==> flow/design.v <==
`timescale 1ns / 1ps
module MUX2x1(
    input [15:0] ch1,
    input [15:0] ch2,
    input sel,
    output reg [15:0] out
    );
	 always @(sel or ch1 or ch2) begin
		case(sel)
			1'b0 : out  = ch1;
			1'b1 : out  = ch2;
		endcase
	 end
endmodule
`timescale 1ns / 1ps
module MUX2x1_Br(
    input [5:0] ch1,
    input [5:0] ch2,
    input sel,
    output reg [5:0] out
    );
	 always @(sel or ch1 or ch2) begin
		case(sel)
			1'b0 : out  = ch1;
			1'b1 : out  = ch2;
		endcase
	 end
endmodule
`timescale 1ns / 1ps
module Program_Counter(
    input clk,
	 input rst,
	 input [5:0] target,
    output reg [5:0] pc_out
    );
	 always @(posedge clk or posedge rst)
		if(rst)begin
			pc_out <= 0;
		end
		else begin
			pc_out <= target;
	 end
endmodule
`timescale 1ns/1ps
module Register_File_main(
					input clk,
					input rst,
					input [3:0] read_add_1,
					input [3:0] read_add_2,
					input [3:0] wr_reg_add,
					input wr_en,
					input [15:0] wr_data,
					output [15:0] read_data_1,
					output [15:0] read_data_2
					);
					reg [15:0] reg_file [15:0];
					always @ (posedge clk or posedge rst) begin 
						if(rst) begin
							reg_file[0]  = 0;
							reg_file[1]  = 0;
							reg_file[2]  = 0;
							reg_file[3]  = 0;
							reg_file[4]  = 0;
							reg_file[5]  = 0;
							reg_file[6]  = 0;
							reg_file[7]  = 0;
							reg_file[8]  = 0;
							reg_file[9]  = 0;
							reg_file[10] = 0;
							reg_file[11] = 0;
							reg_file[12] = 0;
							reg_file[13] = 0;
							reg_file[14] = 0;
							reg_file[15] = 0;
						end
						else if (wr_en == 1) begin
							reg_file[wr_reg_add] = wr_data;
						end
					end
					assign read_data_1 = reg_file[read_add_1];
					assign read_data_2 = reg_file[read_add_2];
endmodule			
`timescale 1ns / 1ps
   module Control_Unit(
    input [3:0] opcode,
    output reg [2:0] alu_op,
    output reg reg_wr,
    output reg reg_dst,
    output reg alu_src,
    output reg jump,
	 output reg jeq,
	 output reg jr,
    output reg cmp,
	 output reg mov,
	 output reg li,
    output reg mem_rd,
    output reg mem_wr,
    output reg mem_to_reg
    );
	 always @(opcode)begin
		case(opcode)
			4'b0000 :	begin 
				alu_op		<= 3'b111;
				reg_wr 		<= 1'b0 ;	
				reg_dst 		<= 1'b0 ;	
				alu_src 		<= 1'b0 ;	
				jump	 		<= 1'b0 ;	
				jeq	 		<= 1'b0 ;
				jr		 		<= 1'b0 ;
				cmp	 		<= 1'b0 ;	
				mov 			<= 1'b0 ;
				li 			<= 1'b0 ;
				mem_rd 		<= 1'b0 ;	
				mem_wr 		<= 1'b0 ;	
				mem_to_reg 	<= 1'b0 ;	
				end
			4'b0001 :	begin	 
				alu_op		<= 3'b000;
				reg_wr 		<= 1'b1 ;	
				reg_dst 		<= 1'b0 ;	
				alu_src 		<= 1'b0 ;	
				jump	 		<= 1'b0 ;	
				jeq	 		<= 1'b0 ;
				jr		 		<= 1'b0 ;
				cmp	 		<= 1'b0 ;	
				mov 			<= 1'b0 ;
				li 			<= 1'b0 ;
				mem_rd 		<= 1'b0 ;	
				mem_wr 		<= 1'b0 ;	
				mem_to_reg 	<= 1'b0 ;	
				end
			4'b0010 :	begin	 
				alu_op		<= 3'b000;	
				reg_wr 		<= 1'b1 ;		
				reg_dst 		<= 1'b0 ;		
				alu_src 		<= 1'b1 ;		
				jump	 		<= 1'b0 ;		
				jeq	 		<= 1'b0 ;
				jr		 		<= 1'b0 ;
				cmp	 		<= 1'b0 ;	
				mov 			<= 1'b0 ;
				li 			<= 1'b0 ;
				mem_rd 		<= 1'b0 ;		
				mem_wr 		<= 1'b0 ;		
				mem_to_reg 	<= 1'b0 ;	
				end
			4'b0011 :	begin  
				alu_op		<= 3'b001;	
				reg_wr 		<= 1'b1 ;		
				reg_dst 		<= 1'b0 ;		
				alu_src 		<= 1'b0 ;		
				jump	 		<= 1'b0 ;		
				jeq	 		<= 1'b0 ;
				jr		 		<= 1'b0 ;
				cmp	 		<= 1'b0 ;	
				mov 			<= 1'b0 ;
				li 			<= 1'b0 ;
				mem_rd 		<= 1'b0 ;		
				mem_wr 		<= 1'b0 ;		
				mem_to_reg 	<= 1'b0 ;	
				end
			4'b0100 :   begin  
				alu_op		<= 3'b010;	
				reg_wr 		<= 1'b1 ;		
				reg_dst 		<= 1'b0 ;		
				alu_src 		<= 1'b0 ;		
				jump	 		<= 1'b0 ;		
				jeq	 		<= 1'b0 ;
				jr		 		<= 1'b0 ;
				cmp	 		<= 1'b0 ;	
				mov 			<= 1'b0 ;
				li 			<= 1'b0 ;				
				mem_rd 		<= 1'b0 ;		
				mem_wr 		<= 1'b0 ;		
				mem_to_reg 	<= 1'b0 ;	
				end
			4'b0101 :   begin  
				alu_op		<= 3'b011;
				reg_wr 		<= 1'b1 ;	
				reg_dst 		<= 1'b0 ;	
				alu_src 		<= 1'b0 ;	
				jump	 		<= 1'b0 ;	
				jeq	 		<= 1'b0 ;
				jr		 		<= 1'b0 ;
				cmp	 		<= 1'b0 ;	
				mov 			<= 1'b0 ;
				li 			<= 1'b0 ;
				mem_rd 		<= 1'b0 ;	
				mem_wr 		<= 1'b0 ;	
				mem_to_reg 	<= 1'b0 ;	
				end
			4'b0110 :	begin  
				alu_op		<= 3'b100;	
				reg_wr 		<= 1'b1 ;		
				reg_dst 		<= 1'b0 ;		
				alu_src 		<= 1'b0 ;		
				jump	 		<= 1'b0 ;		
				jeq	 		<= 1'b0 ;
				jr		 		<= 1'b0 ;
				cmp	 		<= 1'b0 ;	
				mov 			<= 1'b0 ;
				li 			<= 1'b0 ;				
				mem_rd 		<= 1'b0 ;		
				mem_wr 		<= 1'b0 ;		
				mem_to_reg 	<= 1'b0 ;		
				end
			4'b0111 :   begin  
				alu_op		<= 3'b111;
				reg_wr 		<= 1'b0 ;	
				reg_dst 		<= 1'b0 ;	
				alu_src 		<= 1'b0 ;	
				jump	 		<= 1'b0 ;	
				jeq	 		<= 1'b1 ;
				jr		 		<= 1'b0 ;
				cmp	 		<= 1'b0 ;	
				mov 			<= 1'b0 ;
				li 			<= 1'b0 ;
				mem_rd 		<= 1'b0 ;	
				mem_wr 		<= 1'b0 ;	
				mem_to_reg 	<= 1'b0 ;	
				end
			4'b1000 :   begin  
				alu_op		<= 3'b111;
				reg_wr 		<= 1'b1 ;	
				reg_dst 		<= 1'b0 ;	
				alu_src 		<= 1'b0 ;	
				jump	 		<= 1'b0 ;	
				jeq	 		<= 1'b0 ;
				jr		 		<= 1'b0 ;
				cmp	 		<= 1'b1 ;	
				mov 			<= 1'b0 ;
				li 			<= 1'b0 ;
				mem_rd 		<= 1'b0 ;	
				mem_wr 		<= 1'b0 ;	
				mem_to_reg 	<= 1'b0 ;	
				end
			4'b1001 :	begin  
				alu_op		<= 3'b111;
				reg_wr 		<= 1'b1 ;	
				reg_dst 		<= 1'b0 ;	
				alu_src 		<= 1'b0 ;	
				jump	 		<= 1'b0 ;	
				jeq	 		<= 1'b0 ;
				jr		 		<= 1'b0 ;
				cmp	 		<= 1'b0 ;	
				mov 			<= 1'b1 ;
				li 			<= 1'b0 ;
				mem_rd 		<= 1'b0 ;	
				mem_wr 		<= 1'b0 ;	
				mem_to_reg 	<= 1'b0 ;	
				end
			4'b1010 :   begin  
				alu_op		<= 3'b111;
				reg_wr 		<= 1'b0 ;	
				reg_dst 		<= 1'b0 ;	
				alu_src 		<= 1'b0 ;	
				jump	 		<= 1'b1 ;	
				jeq	 		<= 1'b0 ;	
				jr		 		<= 1'b0 ;
				cmp	 		<= 1'b0 ;
				mov 			<= 1'b0 ;
				li 			<= 1'b0 ;
				mem_rd 		<= 1'b0 ;	
				mem_wr 		<= 1'b0 ;	
				mem_to_reg 	<= 1'b0 ;	
				end
			4'b1011 :   begin  
				alu_op		<= 3'b111;
				reg_wr 		<= 1'b0 ;	
				reg_dst 		<= 1'b0 ;	
				alu_src 		<= 1'b0 ;	
				jump	 		<= 1'b0 ;	
				jeq	 		<= 1'b0 ;	
				jr		 		<= 1'b1 ;
				cmp	 		<= 1'b0 ;	
				mov 			<= 1'b0 ;
				li 			<= 1'b0 ;
				mem_rd 		<= 1'b0 ;	
				mem_wr 		<= 1'b0 ;	
				mem_to_reg 	<= 1'b0 ;	
				end
			4'b1100 :	begin  
				alu_op		<= 3'b000;
				reg_wr 		<= 1'b1 ;	
				reg_dst 		<= 1'b0 ;	
				alu_src 		<= 1'b1 ;	
				jump	 		<= 1'b0 ;	
				jeq	 		<= 1'b0 ;	
				jr		 		<= 1'b0 ;
				cmp	 		<= 1'b0 ;	
				mov 			<= 1'b0 ;
				li 			<= 1'b0 ;
				mem_rd 		<= 1'b1 ;	
				mem_wr 		<= 1'b0 ;	
				mem_to_reg 	<= 1'b1 ;	
				end
			4'b1101 :   begin  
				alu_op		<= 3'b000;
				reg_wr 		<= 1'b0 ;	
				reg_dst 		<= 1'b0 ;	
				alu_src 		<= 1'b1 ;	
				jump	 		<= 1'b0 ;	
				jeq	 		<= 1'b0 ;
				jr		 		<= 1'b0 ;
				cmp	 		<= 1'b0 ;	
				mov 			<= 1'b0 ;
				li 			<= 1'b0 ;
				mem_rd 		<= 1'b0 ;	
				mem_wr 		<= 1'b1 ;	
				mem_to_reg 	<= 1'b0 ;	
				end
			4'b1110 :   begin  
				alu_op		<= 3'b111;
				reg_wr 		<= 1'b1 ;	
				reg_dst 		<= 1'b0 ;	
				alu_src 		<= 1'b1 ;	
				jump	 		<= 1'b0 ;	
				jeq	 		<= 1'b0 ;
				jr		 		<= 1'b0 ;
				cmp	 		<= 1'b0 ;	
				mov 			<= 1'b0 ;
				li 			<= 1'b1 ;
				mem_rd 		<= 1'b0 ;	
				mem_wr 		<= 1'b0 ;	
				mem_to_reg 	<= 1'b0 ;	
				end
			4'b1111 :	begin  
				alu_op		<= 3'b111;
				reg_wr 		<= 1'b1 ;	
				reg_dst 		<= 1'b0 ;	
				alu_src 		<= 1'b0 ;	
				jump	 		<= 1'b0 ;	
				jeq	 		<= 1'b0 ;
				jr		 		<= 1'b0 ;
				cmp	 		<= 1'b0 ;	
				mov 			<= 1'b0 ;
				li 			<= 1'b0 ;
				mem_rd 		<= 1'b0 ;	
				mem_wr 		<= 1'b0 ;	
				mem_to_reg 	<= 1'b0 ;	
				end
			default :   begin 
				alu_op		<= 3'b111;	
				reg_wr 		<= 1'b0 ;	
				reg_dst 		<= 1'b0 ;	
				alu_src 		<= 1'b0 ;	
				jump	 		<= 1'b0 ;	
				jeq	 		<= 1'b0 ;
				jr		 		<= 1'b0 ;
				cmp	 		<= 1'b0 ;	
				mov 			<= 1'b0 ;
				li 			<= 1'b0 ;
				mem_rd 		<= 1'b0 ;	
				mem_wr 		<= 1'b0 ;	
				mem_to_reg 	<= 1'b0 ;	
				end        
		endcase
	 end
endmodule
`timescale 1ns / 1ps
module ALU_Main(
    input [15:0] d_in_1,
    input [15:0] d_in_2,
    input [2:0] alu_op,
    output reg z_flag,
    output reg [15:0] alu_out,
    output reg a_grt_b,
    output reg b_grt_a
    );
	 wire [15:0] d_out1;
	 wire [15:0] d_out2;
	 wire [15:0] d_out3; 
	 wire [15:0] d_out4; 
	 wire [15:0] d_out5; 
	 wire d_out6; 
	 wire d_out7; 
	 wire [15:0] d_out8; 
	 always @(d_in_1, d_in_2, alu_op,d_out1, d_out2, d_out3, d_out4, d_out5, d_out6, d_out7, d_out8) begin
			case(alu_op)
				3'b000 : begin 	alu_out[15:0] 	= d_out1	;  end
				3'b001 : begin 	alu_out 			= d_out2 ;	end
				3'b010 : begin 	alu_out[15:0] 	= d_out3 ;  end
				3'b011 : begin 	alu_out[15:0] 	= d_out4 ;  end
				3'b100 : begin 	alu_out[15:0] 	= d_out5 ;  end
				3'b101 : begin 	alu_out[0] 		= d_out6 ; alu_out[15:1]  = 0; end
				3'b110 : begin 	alu_out[0] 		= d_out7 ; alu_out[15:1]  = 0; end
				3'b111 : begin 	alu_out[15:0] 	= d_out8 ;  end
				default: begin 	alu_out[15:0] 	= 16'h0000;	end
			endcase 
		end
		assign d_out1 = d_in_1 + d_in_2;
		assign d_out2 = d_in_1 * d_in_2;
		assign d_out3 = d_in_1 & d_in_2;
		assign d_out4 = d_in_1 | d_in_2;
		assign d_out5 = d_in_1 / 2;
		assign d_out6 = d_in_1 > d_in_2;
		assign d_out7 = d_in_1 < d_in_2;
		assign d_out8 = d_in_1 - d_in_2;
		always @(d_out6 or d_out7) begin 
			if(d_out6 == 1)begin
				a_grt_b <= 1;
				b_grt_a <=0;
				z_flag <= 0;
			end
			else if(d_out7  == 1) begin
					a_grt_b <= 0;
					b_grt_a <=1;
					z_flag <= 0;
			end
			else begin
				a_grt_b <= 0;
				b_grt_a <=0;
				z_flag <= 1;
			end
		end
endmodule
`timescale 1ns / 1ps
module cpu_core(
    input clk,
    input rst,
	 output [5:0] pc_out,
	 input [15:0] instr_out,
	 input [15:0] mem_Data_in,
	 output mem_wr,
	 output mem_rd,
	 output [15:0] reg_Data_2,
	 output [5:0] data_mem_address
    );
	 wire [5:0] pc_target;
	 Program_Counter pc(clk,	rst,		pc_target,		pc_out);
	 wire  [5:0] pc_next;
	 assign pc_next = pc_out + 1;
	 wire [3:0] opcode,		reg_Rs,		reg_Rt,		reg_Rd;
	 wire [15:0] imm_offset;
	 wire [5:0] j_offset;
	 wire [3:0] jeq_offset;
	 wire [7:0] li_offset;
	 assign opcode 		=		instr_out	[15:12];
	 assign reg_Rd 		=		instr_out	[11:8];
	 assign reg_Rs 		=		instr_out	[7:4];
	 assign reg_Rt 		=		instr_out	[3:0];
	 assign imm_offset 	=		instr_out	[3:0]; 
	 assign li_offset		=		instr_out	[7:0];
	 assign j_offset 		=		instr_out	[5:0];
	 assign jeq_offset   = 		instr_out	[11:8];
	 reg [3:0] reg_Rd_mxd;
	 wire reg_dest;
	 wire [15:0] reg_write_Data, reg_Data_1, reg_Write_D, reg_Write_s1, reg_Write_s2;
	 always @(reg_dest or reg_Rd or reg_Rt) begin
		case(reg_dest)
			1'b0 : reg_Rd_mxd  = reg_Rd;
			1'b1 : reg_Rd_mxd  = reg_Rt;
		endcase
	 end
	 Register_File_main reg_file (clk,		rst,		reg_Rs,		reg_Rt,		reg_Rd_mxd,		reg_wr,		reg_Write_D,		reg_Data_1,		reg_Data_2);
	 wire [2:0] alu_op;
	 wire alu_src, op_jump, op_jeq, op_jr, op_cmp, op_mov, op_li, m2r;
	 Control_Unit cu(opcode,		alu_op,		reg_wr,		reg_dest,		alu_src,		op_jump,		op_jeq,		op_jr,	op_cmp,	op_mov,	op_li, 	mem_rd,		mem_wr,		m2r);
	 wire z_flag, agb, bga;
	 reg [15:0] imm_offset_se;
	 always @ (imm_offset) begin
		if(imm_offset[3] == 0) begin
			imm_offset_se <= {12'b000000000000,imm_offset};		 
			end
			else begin 
				imm_offset_se <= {12'b111111111111,imm_offset};	 
			end
	end
	 wire [15:0] alu_Out;
	 assign data_mem_address = alu_Out[5:0];
	 wire [15:0] alu_src_2;
	 MUX2x1 mxalusrc (reg_Data_2,	imm_offset_se,	alu_src,	alu_src_2);
	 ALU_Main alu ( reg_Data_1,	alu_src_2,		alu_op,	z_flag,	alu_Out,		agb,	bga);
	wire [5:0] jr_target, mxj_return;
	assign jr_target = reg_Data_1[5:0];  
	wire j_control;
	assign j_control = op_jump;
	wire [5:0] j_target;
	assign j_target = j_offset[5:0];
	wire jeq_ok;
	wire [5:0] mxjr_return;
	assign jeq_ok = op_jeq & z_flag;
	wire [5:0] jeq_target;
	assign jeq_target = {2'b00,jeq_offset};
	MUX2x1_Br mx_j_pc (pc_next, j_target, j_control, mxj_return);
	MUX2x1_Br mx_jr (mxj_return,	jr_target,	op_jr,	mxjr_return);
	MUX2x1_Br mx_jeq (mxjr_return,	jeq_target,	jeq_ok,	pc_target);
	MUX2x1 mxm2r (alu_Out,	mem_Data_in,	m2r,	reg_write_Data);
	reg [15:0] cmp_DS;
	always @(op_cmp or z_flag or agb or bga)begin
		if(z_flag)begin
			cmp_DS <= 16'hffff;
		end
		else if(agb)begin
			cmp_DS <= 16'h00ff;
		end
		else if(bga) begin
			cmp_DS <= 16'hff00;
		end
		else 
			cmp_DS <= 16'h0000;
	end
	MUX2x1 mxcmp (reg_write_Data,	cmp_DS,	op_cmp,	reg_Write_s1);
	reg  [15:0] li_offset_se;
	always @ (li_offset) begin
		if(li_offset[7] == 0) begin
			li_offset_se <= {4'b0000,li_offset};		 
			end
			else begin 
				li_offset_se <= {4'b1111,li_offset};	 
			end
	end
	MUX2x1 mxli (reg_Write_s1,	li_offset_se,	op_li,	reg_Write_s2);
	MUX2x1 mxmov (reg_Write_s2,	reg_Data_1,	op_mov,	reg_Write_D);
endmodule
==> flow/config.mk <==
export PLATFORM = sky130hd
export DESIGN_NAME = cpu_core
export DESIGN_NICKNAME = cpu_core
export VERILOG_FILES = /design/flow/design.v
export SDC_FILE = /design/flow/constraint.sdc
export NUM_CORES = 4
export LEC_CHECK = 0
export CAP_MARGIN = 20
export CORE_MARGIN = 2
export CORE_UTILIZATION = 59
export SLEW_MARGIN = 20
==> flow/run.sh <==
#!/bin/bash
# the make line also repeats each setting of config.mk as NAME=value (left out here)
make -C /OpenROAD-flow-scripts/flow DESIGN_CONFIG=/design/flow/config.mk WORK_HOME=/design/flow/orfs CLKGATE_MAP_FILE= finish
==> flow/constraint.sdc <==
create_clock -name core_clock -period 6.7 [get_ports {clk}]
set_input_delay 1.3400 -clock core_clock [delete_from_list [all_inputs] [get_ports {clk}]]
set_output_delay 1.3400 -clock core_clock [all_outputs]
set_load 0.01 [all_outputs]
==> flow_summary.json, run 1 <==
{
  "ys_top_cells_by_count": "nand2_1, dfrtp_1, nor2_1, o21ai_0, inv_1",
  "yosys_area_mm2": 0.0223,
  "mux_area_frac": 0.0883,
  "syn_avg_cell_area_um2": 8.63,
  "ys.flops": 262,
  "ys_sh_simple": 0.171,
  "haltStage": "5_1_grt",
  "compound_area_frac": 0.220,
  "error_line": "[ERROR GRT-0232] Routing congestion too high. Check the congestion heatmap in the GUI.",
  "async_flop_share": 1.00,
  "dp_slack_ps": -2490,
  "fp-utilization": 0.596,
  "track_usage": 0.819,
  "die_x_um": 198,
  "cts_sinks": 262,
  "most_common_cell": "nand2_1",
  "synthDistinctLibCells": 108,
  "edf_count": 0,
  "logic_family": "AND-OR/OR-AND gates",
  "ys_sh_adder": 0.131,
  "gp_congestion": 1.13,
  "place_hpwl_um": 78800,
  "die_h_um": 198,
  "cts_made_buffers": 28,
  "io_buffers": 63,
  "syn_inst": 2583,
  "die_area_mm2": 0.0394,
  "clock_path_buffers": 3,
  "htreeDepth": 1,
  "yosysWarnings": 9,
  "ys_sh_xor": 0.0209,
  "yosys-top-cells-area": "dfrtp_1, fa_1, ha_1",
  "status": "stopped before the end",
  "yosys.area.top_type": "dfrtp_1",
  "syn_area_mm2": 0.0223,
  "ff_type": "dfrtp_1",
  "ios": 64,
  "syn-num-nets": 2801,
  "root_buffer": "clkbuf_16",
  "core_region_area_mm2": 0.0374,
  "yosys_cells": 2583,
  "yosysTopAreaCellShare": 0.294,
  "grt_overflow": 436,
  "rows": 71,
  "ys_seq_frac": 0.294,
  "holdBufCountCts": 0
}
[metal layers]
layer	overflow	global-route usage
met2	232	0.950
met4	137	0.785
met3	31	0.692
met5	6	0.496
met1	30	0.833
[metrics by stage]
| step | cell area (um2) | utilization | hold slack, ps | instances | power, uW |
|---|---|---|---|---|---|
| floorplan | 22500 | - | 454 | 2583 | 8410 |
| global placement | 27700 | 0.741 | 479 | 3577 | 12700 |
| detailed placement | 27700 | 0.741 | 494 | 3577 | 13100 |
| CTS | 31500 | 0.841 | 507 | 3732 | 16900 |
[what timing repair did]
| action | CTS |
|---|---|
| setup endpoints to repair | 198 |
| hold endpoints to repair | 0 |
| pin swaps | 93 |
| resized | 435 |
| buffers inserted | 101 |
| cloned | 7 |
==> run 2: changes to the inputs <==
Settings changed: ABC_AREA set to 1, CORE_UTILIZATION 59 to 51.
Clock period 6.7 ns to 6.77 ns, I/O delays scaled along.
==> run 2 against run 1 <==
- the layout now fails its checks (setup timing)
- synthesized area is 1.4% higher
- synthesized cell count is 38% higher
- die size is 17% higher
==> flow_summary.json, run 2 <==
{
  "status": "complete, but fails checks",
  "failed_checks": "setup timing",
  "yosysWarnings": 9,
  "hold_path.class": "flip-flop to flip-flop",
  "antenna_found_initial": 9,
  "p_clk_uw": 1680,
  "yosysTopAreaCellShare": 0.290,
  "cp-end-kind": "flip-flop",
  "syn-num-nets": 3776,
  "critPathMaxStageDelay_ps": 690,
  "power-top-group": "combinational cells",
  "worst_slew_pin_slew_ps": 1250,
  "crit_arrival_ps": 9220,
  "p_per_area_mw_per_mm2": 474,
  "cap_violations": 0,
  "die_h_um": 215,
  "routed_wl_um": 121000,
  "vias": 28700,
  "layout-area-overhead-vs-synth_pct": 42.1,
  "tritoncts": "built",
  "power_switching_uw": 7850,
  "fmax_ghz": 0.114,
  "cp.required_ps": 7230,
  "layout_min_cycle_time_ps": 8760,
  "crit_path_top_delay_cell": "a21oi_2",
  "skew_ps": 17.2,
  "grt_overflow": 0,
  "grt_pass1_vias": 27500,
  "clk_latency_ps": 580,
  "die_area_mm2": 0.0460,
  "htreeDepth": 1,
  "wl_per_cell_um": 25.4,
  "pg_comb_uw": 10500,
  "whs_ps": 500,
  "drt_iter0_drc": 4428,
  "power_frac_seq": 0.198,
  "finalMaxSlewViolations": 0,
  "final_nets": 4369,
  "startpoint": "instr_out[0]",
  "syn_area_mm2": 0.0226,
  "path_common_cell": "fa_1",
  "worst_slack_ps": -1990,
  "drt_first_pass_iters": 9,
  "grt_pass1_wl_um": 166000,
  "irDropWorstVdd_uv": 1010,
  "ant_nets": 0,
  "pwr-share-comb": 0.691,
  "yosys-top-cells-area": "dfrtp_1, nand2_1, fa_1",
  "edf_count": 0,
  "ys_sh_adder": 0.129,
  "logic_family": "simple AND/OR/NAND/NOR gates",
  "p_leak_uw": 0.0173,
  "ff_type": "dfrtp_1",
  "holdBufCountCts": 0,
  "most_common_cell": "nand2_1",
  "mux_area_frac": 0,
  "cts_sinks": 262,
  "cts_made_buffers": 27,
  "ys_sh_xor": 0.00775,
  "p_int_uw": 7360,
  "p_sw_frac": 0.516,
  "seq-power_uw": 3020,
  "maxSlewHeadroom": 0.155,
  "reg2reg_depth": 36,
  "endpoint": "reg_file.reg_file[5][14]$_DFFE_PP0P_",
  "ys_top_cells_by_count": "nand2_1, nor2_1, inv_1, dfrtp_1, nand3_1",
  "r2r_start": "reg_file.reg_file[12][3]$_DFFE_PP0P_",
  "setup.worst_path.class": "input port to flip-flop",
  "rsz0062_at_grt": "true",
  "cp_max_fo": 8,
  "p_clk_frac": 0.110,
  "warnings": 69,
  "min_period_over_period": 1.29,
  "clk_pin_slew_ps": 60,
  "worstHoldStart": "reg_file.reg_file[9][15]$_DFFE_PP0P_",
  "rows": 77,
  "reg2reg_slack_ps": -1070,
  "ys_seq_frac": 0.290,
  "die_x_um": 215,
  "yosys.area.top_type": "dfrtp_1",
  "track_usage": 0.480,
  "syn_avg_cell_area_um2": 6.35,
  "final_core_util": 0.729,
  "holdPathEnd": "reg_file.reg_file[9][15]$_DFFE_PP0P_",
  "syn_inst": 3558,
  "async_flop_share": 1.00,
  "place_hpwl_um": 82200,
  "ys.flops": 262,
  "crit_family": "adder cells",
  "synthDistinctLibCells": 50,
  "vias_per_cell": 6.03,
  "rr_endpoint": "reg_file.reg_file[5][14]$_DFFE_PP0P_",
  "setup_viol": 212,
  "fp-utilization": 0.513,
  "ios": 64,
  "ys_sh_simple": 0.419,
  "dp_slack_ps": -2760,
  "finalHoldViolCount": 0,
  "critPathBufInv": 10,
  "compound_area_frac": 0.0678,
  "io_buffers": 63,
  "yosys_area_mm2": 0.0226,
  "clock_path_buffers": 3,
  "yosys_cells": 3558,
  "gp_congestion": 1.07,
  "grt_max_degree": 158,
  "core_region_area_mm2": 0.0440,
  "post-route-drc-count": 0,
  "min_path_cells": 2,
  "root_buffer": "clkbuf_16",
  "start_kind": "input port",
  "cp.depth": 37
}
==> run 2: layer usage <==
layer / share of wire / vias up / GRT usage
met5: 0.0042 / - / 0
met4: 0.11 / 22 / 0.352
met3: 0.15 / 880 / 0.119
met2: 0.41 / 2440 / 0.754
met1: 0.33 / 13200 / 0.575
li1: - / 12100 / -
==> run 2: stage by stage <==
| stage | setup TNS [ps] | instances | instance area (um2) | power, uW |
|---|---|---|---|---|
| after CTS | -98480 | 4717 | 30600 | 12900 |
| final | -270710 | 4766 | 32100 | 15200 |
| after global placement | -360460 | 4593 | 27900 | 10000 |
| after floorplan | -24210 | 3558 | 23100 | 6870 |
| after global routing | -280950 | 4760 | 32100 | 15800 |
| after detailed placement | -377590 | 4593 | 27900 | 10200 |
==> run 2: cell type report <==
type | count | area [um2]
Clock buffer | 34 | 742
Fill cell | 3468 | 11900
Tap cell | 592 | 741
Sequential cell | 262 | 6560
Antenna cell | 6 | 15.0
Multi-Input combinational cell | 2827 | 16300
Inverter | 354 | 1420
Clock inverter | 12 | 221
Timing Repair Buffer | 679 | 6140
==> run 2: repair_timing <==
item                       in CTS  in global routing
cloned                          5                  2
setup endpoints to repair     184                167
pin swaps                      99                150
resized                       361                349
buffers inserted               78                 46
==> run 3: changes to the inputs <==
Settings changed: ABC_AREA 1 to not set, CORE_UTILIZATION 51 to 40, GPL_TIMING_DRIVEN set to 1, HOLD_SLACK_MARGIN set to 0.05, MAX_ROUTING_LAYER set to met4, MIN_ROUTING_LAYER set to met2, PLACE_DENSITY_LB_ADDON set to 0.08, SETUP_SLACK_MARGIN set to 2.05, SLEW_MARGIN 20 to 10, TNS_END_PERCENT set to 25.
Clock period 6.77 ns to 11.0 ns, I/O delays scaled along.
==> run 3 against run 2 <==
- synthesized cell count shrank 27%
- synthesized area shrank 1.4%
- die size grew 25%
- the flow now stops in 5_1_grt
==> flow_summary.json, run 3 <==
{
  "yosys_area_mm2": 0.0223,
  "rows": 86,
  "syn_area_mm2": 0.0223,
  "edf_count": 0,
  "cts_made_buffers": 31,
  "gp_congestion": 1.27,
  "syn_inst": 2583,
  "place_hpwl_um": 80900,
  "ys_seq_frac": 0.294,
  "ys_sh_xor": 0.0209,
  "die_h_um": 240,
  "die_x_um": 240,
  "root_buffer": "clkbuf_16",
  "syn-num-nets": 2801,
  "ys.flops": 262,
  "ys_sh_adder": 0.131,
  "grt_overflow": 2,
  "ios": 64,
  "logic_family": "AND-OR/OR-AND gates",
  "htreeDepth": 1,
  "yosysTopAreaCellShare": 0.294,
  "io_buffers": 63,
  "cts_sinks": 262,
  "track_usage": 0.678,
  "ff_type": "dfrtp_1",
  "fp-utilization": 0.405,
  "error_line": "[ERROR GRT-0116] Global routing finished with congestion. Check the congestion regions in the DRC Viewer.",
  "clock_path_buffers": 3,
  "status": "stopped before the end",
  "yosys.area.top_type": "dfrtp_1",
  "place_area_mm2": 0.0242,
  "syn_avg_cell_area_um2": 8.63,
  "die_area_mm2": 0.0576,
  "ys_top_cells_by_count": "nand2_1, dfrtp_1, nor2_1, o21ai_0, inv_1",
  "async_flop_share": 1.00,
  "synthDistinctLibCells": 108,
  "most_common_cell": "nand2_1",
  "core_region_area_mm2": 0.0551,
  "yosysWarnings": 9,
  "yosys-top-cells-area": "dfrtp_1, fa_1, ha_1",
  "haltStage": "5_1_grt",
  "ys_sh_simple": 0.171,
  "yosys_cells": 2583,
  "compound_area_frac": 0.220,
  "mux_area_frac": 0.0883
}
run 3: layer usage:
layer,global-route usage,GRT overflow
met1,-,-
met2,0.724,0
met3,0.796,2
met4,0.385,0
met5,-,-
run 3: stage by stage:
step / power (uW) / hold slack [ps] / cells / setup slack (ps) / util
after floorplan: 4980 / 454 / 2583 / 1850 / -
after global placement: 6650 / 481 / 3374 / 577 / 0.439
after detailed placement: 6720 / 492 / 3376 / 543 / 0.440
after CTS: 8030 / 505 / 3471 / 1690 / 0.472
run 3: timing repair:
action                                  in CTS
endpoints found under the setup margin     134
buffers inserted                            38
hold buffers                                 0
hold endpoints to repair                     0
gates cloned                                 1
pin swaps                                   30
resized                                    134
==> run 4: changes to the inputs <==
Settings changed: ABC_AREA set to 1, CORE_UTILIZATION 40 to 72, CTS_CLUSTER_DIAMETER set to 372, CTS_CLUSTER_SIZE set to 99, GPL_TIMING_DRIVEN 1 to not set, HOLD_SLACK_MARGIN 0.05 to not set, MAX_ROUTING_LAYER met4 to not set, MIN_ROUTING_LAYER met2 to not set, PLACE_DENSITY set to 0.4, PLACE_DENSITY_LB_ADDON 0.08 to not set, SETUP_SLACK_MARGIN 2.05 to 0.87, SLEW_MARGIN 10 to 20, TNS_END_PERCENT 25 to 5.
Clock period 11.0 ns to 6.43 ns, I/O delays scaled along.
==> run 4 against run 3 <==
- the flow again stops in 5_1_grt
- die size decreased by 43%
- synthesized cell count increased by 38%
- synthesized area increased by 1.4%
==> flow_summary.json, run 4 <==
{
  "ys_sh_adder": 0.129,
  "die_area_mm2": 0.0328,
  "async_flop_share": 1.00,
  "cts_made_buffers": 6,
  "yosysWarnings": 9,
  "yosys_area_mm2": 0.0226,
  "ys_top_cells_by_count": "nand2_1, nor2_1, inv_1, dfrtp_1, nand3_1",
  "htreeDepth": 1,
  "synthDistinctLibCells": 50,
  "status": "stopped before the end",
  "yosys.area.top_type": "dfrtp_1",
  "core_region_area_mm2": 0.0307,
  "compound_area_frac": 0.0678,
  "ys_sh_simple": 0.419,
  "ff_type": "dfrtp_1",
  "syn_area_mm2": 0.0226,
  "root_buffer": "clkbuf_16",
  "fp-utilization": 0.735,
  "place_hpwl_um": 76300,
  "grt_overflow": 1285,
  "logic_family": "simple AND/OR/NAND/NOR gates",
  "most_common_cell": "nand2_1",
  "clock_path_buffers": 3,
  "syn_inst": 3558,
  "yosysTopAreaCellShare": 0.290,
  "die_x_um": 181,
  "syn_avg_cell_area_um2": 6.35,
  "dp_slack_ps": -2720,
  "haltStage": "5_1_grt",
  "mux_area_frac": 0,
  "die_h_um": 181,
  "cts_sinks": 262,
  "holdBufCountCts": 0,
  "syn-num-nets": 3776,
  "error_line": "[ERROR GRT-0116] Global routing finished with congestion. Check the congestion regions in the DRC Viewer.",
  "track_usage": 0.952,
  "yosys_cells": 3558,
  "rows": 64,
  "edf_count": 0,
  "gp_congestion": 1.25,
  "ys.flops": 262,
  "ys_sh_xor": 0.00775,
  "io_buffers": 63,
  "yosys-top-cells-area": "dfrtp_1, nand2_1, fa_1",
  "ys_seq_frac": 0.290,
  "ios": 64
}
==> run 4: layer usage <==
layer  overflow  global-route usage
met2        783                1.09
met4        334                1.01
met1         69               0.905
met3         83               0.841
met5         16               0.677
==> run 4: repair_timing <==
item / CTS
pin swaps: 75
endpoints found under the setup margin: 264
setup buffers: 59
resized: 398
cloned: 4
==> run 4: through the flow <==
stage                     cells   util  total power [uW]  instance area [um2]  hold slack [ps]
after CTS                  4457  0.947             12100                29100              529
after detailed placement   4386  0.883             10400                27100              469
after global placement     4386  0.883              9820                27100              465
after floorplan            3558      -              6880                22600              449
==> run 5: changes to the inputs <==
Settings changed: CORE_ASPECT_RATIO set to 0.5, HOLD_SLACK_MARGIN set to -0.07, PLACE_DENSITY 0.4 to 0.38, SETUP_SLACK_MARGIN 0.87 to 1.23.
==> run 5 against run 4 <==
- die size increased by 0.26%
- synthesized cell count unchanged
- the run again fails in 5_1_grt
- synthesized area unchanged
==> flow_summary.json, run 5 <==
{
  "fp-utilization": 0.738,
  "root_buffer": "clkbuf_16",
  "async_flop_share": 1.00,
  "gp_congestion": 1.20,
  "haltStage": "5_1_grt",
  "yosys_cells": 3558,
  "ff_type": "dfrtp_1",
  "cts_sinks": 262,
  "yosys-top-cells-area": "dfrtp_1, nand2_1, fa_1",
  "io_buffers": 63,
  "cts_made_buffers": 6,
  "yosysTopAreaCellShare": 0.290,
  "syn_avg_cell_area_um2": 6.35,
  "core_region_area_mm2": 0.0306,
  "htreeDepth": 1,
  "ys.flops": 262,
  "status": "stopped before the end",
  "die_area_mm2": 0.0329,
  "synthDistinctLibCells": 50,
  "ys_sh_simple": 0.419,
  "ios": 64,
  "edf_count": 0,
  "dp_slack_ps": -2940,
  "grt_overflow": 1035,
  "yosys_area_mm2": 0.0226,
  "dp.cells": 4489,
  "most_common_cell": "nand2_1",
  "ys_sh_xor": 0.00775,
  "track_usage": 0.908,
  "ys_top_cells_by_count": "nand2_1, nor2_1, inv_1, dfrtp_1, nand3_1",
  "error_line": "[ERROR GRT-0116] Global routing finished with congestion. Check the congestion regions in the DRC Viewer.",
  "syn-num-nets": 3776,
  "ys_sh_adder": 0.129,
  "yosys.area.top_type": "dfrtp_1",
  "ys_seq_frac": 0.290,
  "compound_area_frac": 0.0678,
  "logic_family": "simple AND/OR/NAND/NOR gates",
  "mux_area_frac": 0,
  "rows": 45,
  "die_h_um": 129,
  "syn_inst": 3558,
  "clock_path_buffers": 3,
  "die_x_um": 255,
  "yosysWarnings": 9,
  "place_hpwl_um": 81500,
  "syn_area_mm2": 0.0226
}
run 5: through the flow:
stage | power [uW] | instance area (um2) | setup TNS [ps]
2_1_floorplan | 6880 | 22600 | -136340
3_3_place_gp | 10100 | 27700 | -419780
3_5_place_dp | 10800 | 27700 | -492450
4_1_cts | 12300 | 29700 | -160310
run 5: per-layer routing:
metal,track usage,overflow
met1,0.862,33
met2,1.09,703
met3,0.761,27
met4,0.983,266
met5,0.509,6
run 5: repair_timing:
item | in CTS
cloned | 4
pin swaps | 105
setup endpoints to repair | 279
gates resized | 365
setup buffers | 61
hold buffers | 0
==> run 6: changes to the inputs <==
Settings changed: ABC_AREA 1 to not set, CAP_MARGIN 20 to 0, CORE_ASPECT_RATIO 0.5 to not set, CORE_UTILIZATION 72 to 70, CTS_CLUSTER_DIAMETER 372 to 141, CTS_CLUSTER_SIZE 99 to not set, HOLD_SLACK_MARGIN -0.07 to -0.09, PLACE_DENSITY 0.38 to not set, SETUP_SLACK_MARGIN 1.23 to 1.03, TNS_END_PERCENT 5 to not set.
Clock period 6.43 ns to 8.23 ns, I/O delays scaled along.
==> run 6 against run 5 <==
- the flow again stops in 5_1_grt
- synthesized area is 1.4% lower
- die size increased by 1.2%
- synthesized cell count shrank 27%
==> flow_summary.json, run 6 <==
{
  "synthDistinctLibCells": 108,
  "root_buffer": "clkbuf_16",
  "haltStage": "5_1_grt",
  "die_h_um": 182,
  "yosysWarnings": 9,
  "track_usage": 0.912,
  "logic_family": "AND-OR/OR-AND gates",
  "async_flop_share": 1.00,
  "ys_top_cells_by_count": "nand2_1, dfrtp_1, nor2_1, o21ai_0, inv_1",
  "place_hpwl_um": 70000,
  "dp_slack_ps": -896,
  "io_buffers": 63,
  "cts_sinks": 262,
  "ys_seq_frac": 0.294,
  "clock_path_buffers": 3,
  "die_x_um": 182,
  "ys_sh_simple": 0.171,
  "rows": 65,
  "edf_count": 0,
  "ys_sh_xor": 0.0209,
  "htreeDepth": 1,
  "ys.flops": 262,
  "yosys.area.top_type": "dfrtp_1",
  "most_common_cell": "nand2_1",
  "yosys_area_mm2": 0.0223,
  "status": "stopped before the end",
  "place_area_mm2": 0.0260,
  "ff_type": "dfrtp_1",
  "yosys_cells": 2583,
  "fp-utilization": 0.708,
  "syn-num-nets": 2801,
  "mux_area_frac": 0.0883,
  "gp_congestion": 1.23,
  "ys_sh_adder": 0.131,
  "die_area_mm2": 0.0333,
  "compound_area_frac": 0.220,
  "syn_avg_cell_area_um2": 8.63,
  "core_region_area_mm2": 0.0315,
  "syn_area_mm2": 0.0223,
  "error_line": "[ERROR GRT-0232] Routing congestion too high. Check the congestion heatmap in the GUI.",
  "ios": 64,
  "yosys-top-cells-area": "dfrtp_1, fa_1, ha_1",
  "yosysTopAreaCellShare": 0.294,
  "cts_made_buffers": 26,
  "holdBufCountCts": 0,
  "grt_overflow": 773,
  "syn_inst": 2583
}
run 6: routing by layer:
layer | GRT overflow | global-route usage
met1 | 22 | 0.890
met2 | 451 | 1.03
met3 | 48 | 0.812
met4 | 247 | 0.945
met5 | 5 | 0.561
run 6: metrics by stage:
step | hold WS, ps | instances | total power, uW
after floorplan | 454 | 2583 | 6840
after global placement | 471 | 3280 | 9460
after detailed placement | 485 | 3280 | 9770
after CTS | 517 | 3385 | 12100
run 6: what timing repair did:
| action | 4_1_cts |
|---|---|
| setup buffers | 51 |
| resized | 231 |
| cloned | 8 |
| pin swaps | 58 |
| endpoints found under the setup margin | 197 |
==> run 7: changes to the inputs <==
Settings changed: CAP_MARGIN 0 to 20, CORE_UTILIZATION 70 to 66, CTS_CLUSTER_DIAMETER 141 to not set, HOLD_SLACK_MARGIN -0.09 to not set, SETUP_SLACK_MARGIN 1.03 to not set.
Clock period 8.23 ns to 5.93 ns, I/O delays scaled along.
==> run 7 against run 6 <==
- the run again fails in 5_1_grt
- synthesized area unchanged
- die size grew 5.9%
- synthesized cell count stayed put
==> flow_summary.json, run 7 <==
{
  "mux_area_frac": 0.0883,
  "die_x_um": 188,
  "yosys-top-cells-area": "dfrtp_1, fa_1, ha_1",
  "ys.flops": 262,
  "cts_made_buffers": 26,
  "root_buffer": "clkbuf_16",
  "ys_top_cells_by_count": "nand2_1, dfrtp_1, nor2_1, o21ai_0, inv_1",
  "ff_type": "dfrtp_1",
  "syn-num-nets": 2801,
  "ys_sh_xor": 0.0209,
  "clock_path_buffers": 3,
  "yosys_cells": 2583,
  "holdBufCountCts": 0,
  "place_hpwl_um": 76500,
  "ys_sh_adder": 0.131,
  "place_area_mm2": 0.0279,
  "ys_sh_simple": 0.171,
  "track_usage": 0.887,
  "syn_area_mm2": 0.0223,
  "edf_count": 0,
  "gp_congestion": 1.19,
  "async_flop_share": 1.00,
  "yosysTopAreaCellShare": 0.294,
  "synthDistinctLibCells": 108,
  "die_area_mm2": 0.0353,
  "logic_family": "AND-OR/OR-AND gates",
  "cts_sinks": 262,
  "core_region_area_mm2": 0.0334,
  "ios": 64,
  "syn_avg_cell_area_um2": 8.63,
  "fp-utilization": 0.668,
  "io_buffers": 63,
  "grt_overflow": 874,
  "die_h_um": 188,
  "compound_area_frac": 0.220,
  "yosys_area_mm2": 0.0223,
  "dp_slack_ps": -3000,
  "yosys.area.top_type": "dfrtp_1",
  "haltStage": "5_1_grt",
  "yosysWarnings": 9,
  "syn_inst": 2583,
  "most_common_cell": "nand2_1",
  "error_line": "[ERROR GRT-0232] Routing congestion too high. Check the congestion heatmap in the GUI.",
  "htreeDepth": 1,
  "rows": 67,
  "ys_seq_frac": 0.294,
  "status": "stopped before the end",
  "dp.cells": 3558
}
run 7: layer usage:
metal / GRT overflow / track usage
met1: 41 / 0.875
met2: 544 / 1.04
met3: 38 / 0.755
met4: 246 / 0.907
met5: 5 / 0.466
run 7: through the flow:
stage | setup TNS (ps) | hold WS [ps]
after global placement | -476690 | 486
after detailed placement | -535400 | 505
after CTS | -284480 | 528
after floorplan | -254430 | 454
run 7: repair_timing:
item / CTS
resized: 199
cloned: 3
endpoints found under the setup margin: 262
pin swaps: 78
buffers inserted: 35
==> run 8: changes to the inputs <==
Settings changed: CAP_MARGIN 20 to 15, CELL_PAD_IN_SITES_GLOBAL_PLACEMENT set to 2, CORE_MARGIN 2 to 6, CORE_UTILIZATION 66 to 18, CTS_CLUSTER_DIAMETER set to 277, GPL_ROUTABILITY_DRIVEN set to 1, GPL_TIMING_DRIVEN set to 0, HOLD_SLACK_MARGIN set to 0.2, MAX_ROUTING_LAYER set to met4, PLACE_DENSITY_LB_ADDON set to 0.03, SLEW_MARGIN 20 to 5.
Clock period 5.93 ns to 19.4 ns, I/O delays scaled along.
==> run 8 against run 7 <==
- the run now finishes clean
- synthesized cell count stayed put
- synthesized area stayed put
- die size went up to 3.8 times the previous value
==> flow_summary.json, run 8 <==
{
  "status": "complete, no violations",
  "place_hpwl_um": 121000,
  "post-route-drc-count": 0,
  "p_clk_uw": 684,
  "drt_iter0_drc": 1879,
  "rows": 128,
  "setup.worst_path.class": "input port to output port",
  "synthDistinctLibCells": 108,
  "ios": 64,
  "final_core_util": 0.216,
  "async_flop_share": 1.00,
  "syn_avg_cell_area_um2": 8.63,
  "ys_sh_xor": 0.0209,
  "ant_nets": 0,
  "n_fill_cell": 13600,
  "cts_resized": 0,
  "yosysWarnings": 9,
  "min_path_cells": 2,
  "r2r_start": "reg_file.reg_file[6][3]$_DFFE_PP0P_",
  "worst_slew_pin_slew_ps": 1310,
  "root_buffer": "clkbuf_16",
  "finalHoldViolCount": 0,
  "min_period_over_period": 0.848,
  "irDropWorstVdd_uv": 161,
  "use_met1": 0.294,
  "p_clk_frac": 0.140,
  "ys_sh_adder": 0.131,
  "gp_congestion": 0.935,
  "finalMaxSlewViolations": 0,
  "critPathMaxStageDelay_ps": 910,
  "power_switching_uw": 2580,
  "htreeDepth": 2,
  "crit_family": "buffers and inverters",
  "start_kind": "input port",
  "die_area_mm2": 0.132,
  "p_int_uw": 2320,
  "compound_area_frac": 0.220,
  "cap_violations": 0,
  "ys_top_cells_by_count": "nand2_1, dfrtp_1, nor2_1, o21ai_0, inv_1",
  "holdPathEnd": "reg_file.reg_file[13][1]$_DFFE_PP0P_",
  "syn_area_mm2": 0.0223,
  "die_h_um": 364,
  "pwr-share-comb": 0.619,
  "cp-end-kind": "output port",
  "die_x_um": 364,
  "layout_min_cycle_time_ps": 16450,
  "ys_seq_frac": 0.294,
  "cp_max_fo": 10,
  "pg_comb_uw": 3030,
  "critPathBufInv": 9,
  "warnings": 61,
  "p_per_area_mw_per_mm2": 185,
  "antenna_found_initial": 0,
  "ys.flops": 262,
  "yosysTopAreaCellShare": 0.294,
  "fmax_ghz": 0.0608,
  "setup_tns_ps": 0,
  "yosys-top-cells-area": "dfrtp_1, fa_1, ha_1",
  "reg2reg_depth": 29,
  "clk_pin_slew_ps": 60,
  "most_common_cell": "nand2_1",
  "logic_family": "AND-OR/OR-AND gates",
  "endpoint": "data_mem_address[5]",
  "startpoint": "instr_out[4]",
  "final_nets": 2924,
  "syn_inst": 2583,
  "power_frac_seq": 0.241,
  "grt_pass1_wl_um": 201000,
  "core_region_area_mm2": 0.122,
  "seq-power_uw": 1180,
  "layout-area-overhead-vs-synth_pct": 18.8,
  "ys_sh_simple": 0.171,
  "routed_wl_um": 150000,
  "skew_ps": 22.7,
  "cts_made_buffers": 35,
  "maxSlewHeadroom": 0.129,
  "cp.required_ps": 15520,
  "edf_count": 0,
  "clk_latency_ps": 570,
  "vias_per_cell": 4.94,
  "p_leak_uw": 0.0110,
  "grt_pass1_vias": 21700,
  "reg2reg_slack_ps": 9100,
  "final_cells": 4357,
  "grt_max_degree": 100,
  "drt_first_pass_iters": 6,
  "mux_area_frac": 0.0883,
  "holdBufCountCts": 0,
  "fp-utilization": 0.182,
  "comb_area_mm2": 0.0141,
  "dp.cells": 4292,
  "power-top-group": "combinational cells",
  "yosys_cells": 2583,
  "ff_type": "dfrtp_1",
  "worstHoldStart": "reg_file.reg_file[13][1]$_DFFE_PP0P_",
  "grtUsageMet2": 0.374,
  "p_sw_frac": 0.527,
  "crit_path_top_delay_cell": "clkbuf_1",
  "wl_per_cell_um": 34.5,
  "yosys.area.top_type": "dfrtp_1",
  "hold_path.class": "flip-flop to flip-flop",
  "path_common_cell": "ha_1",
  "grtUsageMet3": 0.0248,
  "flop_area_mm2": 0.00656,
  "crit_arrival_ps": 12570,
  "cts_sinks": 262,
  "whs_ps": 515,
  "rr_endpoint": "reg_file.reg_file[4][13]$_DFFE_PP0P_",
  "cts_setup_buffers": 0,
  "io_buffers": 59,
  "yosys_area_mm2": 0.0223,
  "track_usage": 0.226,
  "vias": 21500,
  "grt_overflow": 0,
  "grt-busiest-layer": "met2",
  "setup_viol": 0,
  "cp.depth": 25,
  "rsz0062_at_grt": "false",
  "syn-num-nets": 2801,
  "tritoncts": "built",
  "clock_path_buffers": 3
}
run 8: metrics by stage:
stage               worst slack, ps  area [um2]  power, uW
finish                         2950       26500       4890
global route                   2750       26500       5250
CTS                            2960       26500       4960
detailed placement             2980       25300       4240
global placement               2820       24900       4220
floorplan                      6890       22300       2820
run 8: area by class of cell:
class,count,area share
diodes,1,0.0000945
plain buffers,189,0.0365
clock buffers,51,0.0384
clock inverters,11,0.00619
inverters,188,0.0274
multi-input cells,1944,0.534
flip-flops and latches,262,0.248
well taps,1625,0.0768
repair buffers,86,0.0330
run 8: layer usage:
metal | up-vias | wire, um
met4 | 0 | 5710
li1 | 9405 | -
met3 | 191 | 6560
met5 | - | 0
met2 | 792 | 71100
met1 | 11100 | 66900
==> run 9: changes to the inputs <==
Settings changed: ABC_AREA set to 1, CAP_MARGIN 15 to 20, CELL_PAD_IN_SITES_GLOBAL_PLACEMENT 2 to not set, CORE_MARGIN 6 to 2, CORE_UTILIZATION 18 to 66, CTS_CLUSTER_DIAMETER 277 to not set, CTS_CLUSTER_SIZE set to 33, GPL_ROUTABILITY_DRIVEN 1 to not set, GPL_TIMING_DRIVEN 0 to not set, HOLD_SLACK_MARGIN 0.2 to not set, MAX_ROUTING_LAYER met4 to not set, PLACE_DENSITY_LB_ADDON 0.03 to not set, SETUP_SLACK_MARGIN set to -0.55, SLEW_MARGIN 5 to 20.
Clock period 19.4 ns to 7.11 ns, I/O delays scaled along.
==> run 9 against run 8 <==
- the flow now stops in 5_1_grt
- die size is 73% lower
- synthesized area rose by 1.4%
- synthesized cell count is 38% higher
==> flow_summary.json, run 9 <==
{
  "syn_avg_cell_area_um2": 6.35,
  "syn-num-nets": 3776,
  "yosys_area_mm2": 0.0226,
  "holdBufCountCts": 0,
  "yosysWarnings": 9,
  "ys_sh_adder": 0.129,
  "compound_area_frac": 0.0678,
  "most_common_cell": "nand2_1",
  "syn_area_mm2": 0.0226,
  "ios": 64,
  "ys_sh_xor": 0.00775,
  "ys.flops": 262,
  "place_hpwl_um": 72200,
  "track_usage": 0.811,
  "cts_sinks": 262,
  "dp.cells": 4382,
  "io_buffers": 63,
  "mux_area_frac": 0,
  "grt_overflow": 228,
  "die_x_um": 189,
  "edf_count": 0,
  "fp-utilization": 0.672,
  "async_flop_share": 1.00,
  "cts_made_buffers": 27,
  "root_buffer": "clkbuf_16",
  "clock_path_buffers": 3,
  "yosysTopAreaCellShare": 0.290,
  "die_h_um": 189,
  "ys_sh_simple": 0.419,
  "synthDistinctLibCells": 50,
  "status": "stopped before the end",
  "ff_type": "dfrtp_1",
  "yosys_cells": 3558,
  "logic_family": "simple AND/OR/NAND/NOR gates",
  "ys_seq_frac": 0.290,
  "die_area_mm2": 0.0357,
  "haltStage": "5_1_grt",
  "yosys.area.top_type": "dfrtp_1",
  "syn_inst": 3558,
  "rows": 67,
  "htreeDepth": 1,
  "gp_congestion": 1.23,
  "yosys-top-cells-area": "dfrtp_1, nand2_1, fa_1",
  "ys_top_cells_by_count": "nand2_1, nor2_1, inv_1, dfrtp_1, nand3_1",
  "error_line": "[ERROR GRT-0232] Routing congestion too high. Check the congestion heatmap in the GUI.",
  "core_region_area_mm2": 0.0336
}
==> run 9: metrics by stage <==
step	total power, uW	worst slack, ps	area [um2]	util
after detailed placement	8990	-2050	26700	0.794
after global placement	8720	-1820	26700	0.794
after floorplan	6220	-536	22600	-
after CTS	11100	-543	28600	0.851
==> run 9: routing by layer <==
metal | global-route usage | overflow
met1 | 0.816 | 4
met4 | 0.803 | 103
met5 | 0.375 | 2
met2 | 0.947 | 115
met3 | 0.689 | 4
==> run 9: repair_timing <==
item | 4_1_cts
buffers inserted | 45
endpoints found under the setup margin | 148
hold endpoints to repair | 0
gates cloned | 3
resized | 250
pin swaps | 59
==> run 10: changes to the inputs <==
Settings changed: ABC_AREA 1 to 0, CAP_MARGIN 20 to 15, CELL_PAD_IN_SITES_DETAIL_PLACEMENT set to 1, CELL_PAD_IN_SITES_GLOBAL_PLACEMENT set to 3, CORE_ASPECT_RATIO set to 1.79, CORE_MARGIN 2 to 3, CORE_UTILIZATION 66 to 71, CTS_CLUSTER_DIAMETER set to 277, CTS_CLUSTER_SIZE 33 to not set, GPL_ROUTABILITY_DRIVEN set to 1, GPL_TIMING_DRIVEN set to 0, HOLD_SLACK_MARGIN set to 0.2, MAX_ROUTING_LAYER set to met5, PLACE_DENSITY set to 0.87, SETUP_SLACK_MARGIN -0.55 to not set, SLEW_MARGIN 20 to 0, TNS_END_PERCENT set to 65.
Clock period 7.11 ns to 19.4 ns, I/O delays scaled along.
==> run 10 against run 9 <==
- the flow stops in 3_1_place_gp_skip_io
- synthesized cell count is 27% lower
- synthesized area is 1.4% lower
- die size is 5.8% lower
==> flow_summary.json, run 10 <==
{
  "yosys_area_mm2": 0.0223,
  "die_x_um": 138,
  "ys_sh_adder": 0.131,
  "die_h_um": 243,
  "yosysWarnings": 9,
  "ys_sh_xor": 0.0209,
  "haltStage": "3_1_place_gp_skip_io",
  "most_common_cell": "nand2_1",
  "rows": 86,
  "synthDistinctLibCells": 108,
  "logic_family": "AND-OR/OR-AND gates",
  "yosysTopAreaCellShare": 0.294,
  "error_line": "[ERROR GPL-0301] Utilization 151.188 % exceeds 100%.",
  "yosys-top-cells-area": "dfrtp_1, fa_1, ha_1",
  "edf_count": 0,
  "yosys.area.top_type": "dfrtp_1",
  "core_region_area_mm2": 0.0309,
  "fp-utilization": 0.722,
  "status": "stopped before the end",
  "die_area_mm2": 0.0337,
  "yosys_cells": 2583,
  "ys.flops": 262,
  "ys_top_cells_by_count": "nand2_1, dfrtp_1, nor2_1, o21ai_0, inv_1",
  "syn-num-nets": 2801,
  "async_flop_share": 1.00,
  "compound_area_frac": 0.220,
  "ys_seq_frac": 0.294,
  "ys_sh_simple": 0.171,
  "syn_inst": 2583,
  "syn_avg_cell_area_um2": 8.63,
  "mux_area_frac": 0.0883,
  "ff_type": "dfrtp_1",
  "syn_area_mm2": 0.0223
}
==> run 11: changes to the inputs <==
Settings changed: ABC_AREA 0 to 1, CAP_MARGIN 15 to 20, CELL_PAD_IN_SITES_DETAIL_PLACEMENT 1 to not set, CELL_PAD_IN_SITES_GLOBAL_PLACEMENT 3 to not set, CORE_ASPECT_RATIO 1.79 to not set, CORE_MARGIN 3 to 2, CTS_CLUSTER_DIAMETER 277 to 99, CTS_CLUSTER_SIZE set to 86, GPL_ROUTABILITY_DRIVEN 1 to not set, GPL_TIMING_DRIVEN 0 to not set, HOLD_SLACK_MARGIN 0.2 to not set, MAX_ROUTING_LAYER met5 to not set, PLACE_DENSITY 0.87 to 0.4, SETUP_SLACK_MARGIN set to -0.51, SLEW_MARGIN 0 to 20, TNS_END_PERCENT 65 to not set.
Clock period 19.4 ns to 6.26 ns, I/O delays scaled along.
==> run 11 against run 10 <==
- the flow stops in 4_1_cts
- synthesized area grew 1.4%
- synthesized cell count grew 38%
- die size shrank 1.1%
==> flow_summary.json, run 11 <==
{
  "status": "stopped before the end",
  "haltStage": "4_1_cts",
  "error_line": "[ERROR DPL-0033] detailed placement checks failed during check placement.",
  "fp-utilization": 0.718,
  "ff_type": "dfrtp_1",
  "edf_count": 0,
  "ys_sh_simple": 0.419,
  "ios": 64,
  "rows": 65,
  "place_hpwl_um": 79100,
  "ys.flops": 262,
  "syn_inst": 3558,
  "gp_congestion": 1.26,
  "die_area_mm2": 0.0333,
  "syn_avg_cell_area_um2": 6.35,
  "ys_sh_adder": 0.129,
  "yosys_cells": 3558,
  "most_common_cell": "nand2_1",
  "logic_family": "simple AND/OR/NAND/NOR gates",
  "syn-num-nets": 3776,
  "ys_top_cells_by_count": "nand2_1, nor2_1, inv_1, dfrtp_1, nand3_1",
  "ys_sh_xor": 0.00775,
  "die_h_um": 182,
  "mux_area_frac": 0,
  "yosys.area.top_type": "dfrtp_1",
  "yosys-top-cells-area": "dfrtp_1, nand2_1, fa_1",
  "yosys_area_mm2": 0.0226,
  "syn_area_mm2": 0.0226,
  "io_buffers": 63,
  "die_x_um": 182,
  "synthDistinctLibCells": 50,
  "ys_seq_frac": 0.290,
  "yosysTopAreaCellShare": 0.290,
  "async_flop_share": 1.00,
  "compound_area_frac": 0.0678,
  "dp.cells": 4466,
  "core_region_area_mm2": 0.0315,
  "yosysWarnings": 9
}
## run 11: through the flow
step | setup slack [ps] | area (um2) | TNS [ps]
global placement | -2280 | 28000 | -385800
detailed placement | -2660 | 28000 | -454320
floorplan | -812 | 23100 | -79370
==> run 12: changes to the inputs <==
Settings changed: ABC_AREA 1 to not set, CAP_MARGIN 20 to 15, CELL_PAD_IN_SITES_GLOBAL_PLACEMENT set to 0, CORE_UTILIZATION 71 to 70, CTS_CLUSTER_DIAMETER 99 to 42, CTS_CLUSTER_SIZE 86 to 83, GPL_ROUTABILITY_DRIVEN set to 1, GPL_TIMING_DRIVEN set to 1, PLACE_DENSITY 0.4 to not set, SETUP_SLACK_MARGIN -0.51 to 2.4, SLEW_MARGIN 20 to 5.
Clock period 6.26 ns to 8.33 ns, I/O delays scaled along.
==> run 12 against run 11 <==
- the run fails in 5_1_grt
- die size is essentially flat
- synthesized area shrank 1.4%
- synthesized cell count shrank 27%
==> flow_summary.json, run 12 <==
{
  "cts_made_buffers": 29,
  "yosys-top-cells-area": "dfrtp_1, fa_1, ha_1",
  "syn-num-nets": 2801,
  "edf_count": 0,
  "syn_area_mm2": 0.0223,
  "holdBufCountCts": 0,
  "yosys.area.top_type": "dfrtp_1",
  "ys_seq_frac": 0.294,
  "core_region_area_mm2": 0.0315,
  "root_buffer": "clkbuf_16",
  "clock_path_buffers": 3,
  "htreeDepth": 1,
  "gp_congestion": 1.27,
  "place_area_mm2": 0.0261,
  "haltStage": "5_1_grt",
  "ys_sh_simple": 0.171,
  "die_area_mm2": 0.0333,
  "yosys_cells": 2583,
  "ios": 64,
  "synthDistinctLibCells": 108,
  "compound_area_frac": 0.220,
  "track_usage": 0.770,
  "cts_sinks": 262,
  "mux_area_frac": 0.0883,
  "async_flop_share": 1.00,
  "ys_sh_xor": 0.0209,
  "yosysWarnings": 9,
  "die_h_um": 182,
  "ys_top_cells_by_count": "nand2_1, dfrtp_1, nor2_1, o21ai_0, inv_1",
  "ys_sh_adder": 0.131,
  "rows": 65,
  "yosys_area_mm2": 0.0223,
  "place_hpwl_um": 70600,
  "fp-utilization": 0.708,
  "io_buffers": 63,
  "syn_inst": 2583,
  "die_x_um": 182,
  "most_common_cell": "nand2_1",
  "ff_type": "dfrtp_1",
  "yosysTopAreaCellShare": 0.294,
  "status": "stopped before the end",
  "logic_family": "AND-OR/OR-AND gates",
  "grt_overflow": 88,
  "ys.flops": 262,
  "error_line": "[ERROR GRT-0116] Global routing finished with congestion. Check the congestion regions in the DRC Viewer.",
  "syn_avg_cell_area_um2": 8.63
}
==> run 12: timing repair <==
item | in CTS
pin swaps | 75
buffers inserted | 48
gates cloned | 7
setup endpoints to repair | 267
gates resized | 316
==> run 12: metal layers <==
metal	overflow	GRT usage
met5	1	0.292
met4	53	0.764
met3	1	0.605
met2	33	0.928
met1	0	0.788
==> run 12: metrics by stage <==
step,power [uW],instances,setup WS (ps)
2_1_floorplan,6760,2583,-56.0
3_3_place_gp,9430,3281,-819
3_5_place_dp,9770,3281,-965
4_1_cts,12700,3390,-18.5
==> run 13: changes to the inputs <==
Settings changed: CAP_MARGIN 15 to 20, CELL_PAD_IN_SITES_DETAIL_PLACEMENT set to 1, CELL_PAD_IN_SITES_GLOBAL_PLACEMENT 0 to 3, CORE_UTILIZATION 70 to 45, CTS_CLUSTER_DIAMETER 42 to 383, CTS_CLUSTER_SIZE 83 to not set, GPL_ROUTABILITY_DRIVEN 1 to 0, GPL_TIMING_DRIVEN 1 to 0, PLACE_DENSITY_LB_ADDON set to 0.07, SETUP_SLACK_MARGIN 2.4 to not set, SLEW_MARGIN 5 to 30, TNS_END_PERCENT set to 30.
Clock period 8.33 ns to 11.4 ns, I/O delays scaled along.
==> run 13 against run 12 <==
- the run fails in 3_3_place_gp
- synthesized area unchanged
- synthesized cell count unchanged
- die size increased by 54%
==> flow_summary.json, run 13 <==
{
  "ios": 64,
  "haltStage": "3_3_place_gp",
  "ys_sh_xor": 0.0209,
  "most_common_cell": "nand2_1",
  "yosys_cells": 2583,
  "ys_sh_simple": 0.171,
  "logic_family": "AND-OR/OR-AND gates",
  "die_h_um": 227,
  "ys.flops": 262,
  "rows": 81,
  "async_flop_share": 1.00,
  "ys_seq_frac": 0.294,
  "mux_area_frac": 0.0883,
  "syn_inst": 2583,
  "ys_top_cells_by_count": "nand2_1, dfrtp_1, nor2_1, o21ai_0, inv_1",
  "compound_area_frac": 0.220,
  "core_region_area_mm2": 0.0490,
  "synthDistinctLibCells": 108,
  "yosys-top-cells-area": "dfrtp_1, fa_1, ha_1",
  "die_area_mm2": 0.0513,
  "yosysWarnings": 9,
  "ys_sh_adder": 0.131,
  "syn_area_mm2": 0.0223,
  "edf_count": 0,
  "die_x_um": 227,
  "syn_avg_cell_area_um2": 8.63,
  "error_line": "[ERROR FLW-0024] Place density exceeds 1.0 (current PLACE_DENSITY_LB_ADDON =  0.07). Please check if the value of  PLACE_DENSITY_LB_ADDON is between 0 and 0.99.",
  "yosysTopAreaCellShare": 0.294,
  "yosys_area_mm2": 0.0223,
  "ff_type": "dfrtp_1",
  "fp-utilization": 0.455,
  "status": "stopped before the end",
  "yosys.area.top_type": "dfrtp_1",
  "syn-num-nets": 2801
}
==> run 14: changes to the inputs <==
Settings changed: ABC_AREA set to 1, CELL_PAD_IN_SITES_DETAIL_PLACEMENT 1 to not set, CELL_PAD_IN_SITES_GLOBAL_PLACEMENT 3 to not set, CORE_UTILIZATION 45 to 59, CTS_CLUSTER_DIAMETER 383 to not set, GPL_ROUTABILITY_DRIVEN 0 to not set, GPL_TIMING_DRIVEN 0 to not set, PLACE_DENSITY_LB_ADDON 0.07 to not set, SETUP_SLACK_MARGIN set to 0.87, SLEW_MARGIN 30 to 20, TNS_END_PERCENT 30 to not set.
Clock period 11.4 ns to 6.43 ns, I/O delays scaled along.
==> run 14 against run 13 <==
- the flow stops in 5_1_grt
- synthesized area up 1.4%
- synthesized cell count up 38%
- die size down 22%
==> flow_summary.json, run 14 <==
{
  "dp_slack_ps": -2680,
  "logic_family": "simple AND/OR/NAND/NOR gates",
  "most_common_cell": "nand2_1",
  "track_usage": 0.734,
  "yosys_area_mm2": 0.0226,
  "fp-utilization": 0.600,
  "syn-num-nets": 3776,
  "ys_sh_xor": 0.00775,
  "edf_count": 0,
  "cts_sinks": 262,
  "yosysTopAreaCellShare": 0.290,
  "ff_type": "dfrtp_1",
  "place_area_mm2": 0.0281,
  "syn_inst": 3558,
  "rows": 71,
  "root_buffer": "clkbuf_16",
  "place_hpwl_um": 77100,
  "die_area_mm2": 0.0399,
  "async_flop_share": 1.00,
  "ys_sh_simple": 0.419,
  "ios": 64,
  "htreeDepth": 1,
  "gp_congestion": 1.20,
  "yosysWarnings": 9,
  "grt_overflow": 144,
  "compound_area_frac": 0.0678,
  "status": "stopped before the end",
  "error_line": "[ERROR GRT-0232] Routing congestion too high. Check the congestion heatmap in the GUI.",
  "die_h_um": 200,
  "ys.flops": 262,
  "cts_made_buffers": 27,
  "yosys.area.top_type": "dfrtp_1",
  "core_region_area_mm2": 0.0377,
  "haltStage": "5_1_grt",
  "ys_sh_adder": 0.129,
  "clock_path_buffers": 3,
  "ys_top_cells_by_count": "nand2_1, nor2_1, inv_1, dfrtp_1, nand3_1",
  "synthDistinctLibCells": 50,
  "mux_area_frac": 0,
  "holdBufCountCts": 0,
  "syn_avg_cell_area_um2": 6.35,
  "yosys-top-cells-area": "dfrtp_1, nand2_1, fa_1",
  "ys_seq_frac": 0.290,
  "die_x_um": 200,
  "yosys_cells": 3558,
  "syn_area_mm2": 0.0226,
  "io_buffers": 63
}
-- run 14: stage by stage --
step / power, uW / instances / hold WS, ps / TNS [ps]
floorplan: 7240 / 3558 / 449 / -59620
global placement: 10600 / 4545 / 465 / -358800
detailed placement: 10900 / 4545 / 470 / -395490
CTS: 13500 / 4692 / 491 / -138910
-- run 14: what timing repair did --
item                       in CTS
setup endpoints to repair     262
gates resized                 273
gates cloned                    4
pin swaps                      97
buffers inserted               96
-- run 14: layer usage --
layer | GRT usage | GRT overflow
met1 | 0.760 | 7
met2 | 0.887 | 71
met5 | 0.340 | 0
met4 | 0.694 | 62
met3 | 0.573 | 4
No activity file was given, so power comes from the tool's default toggle rates.
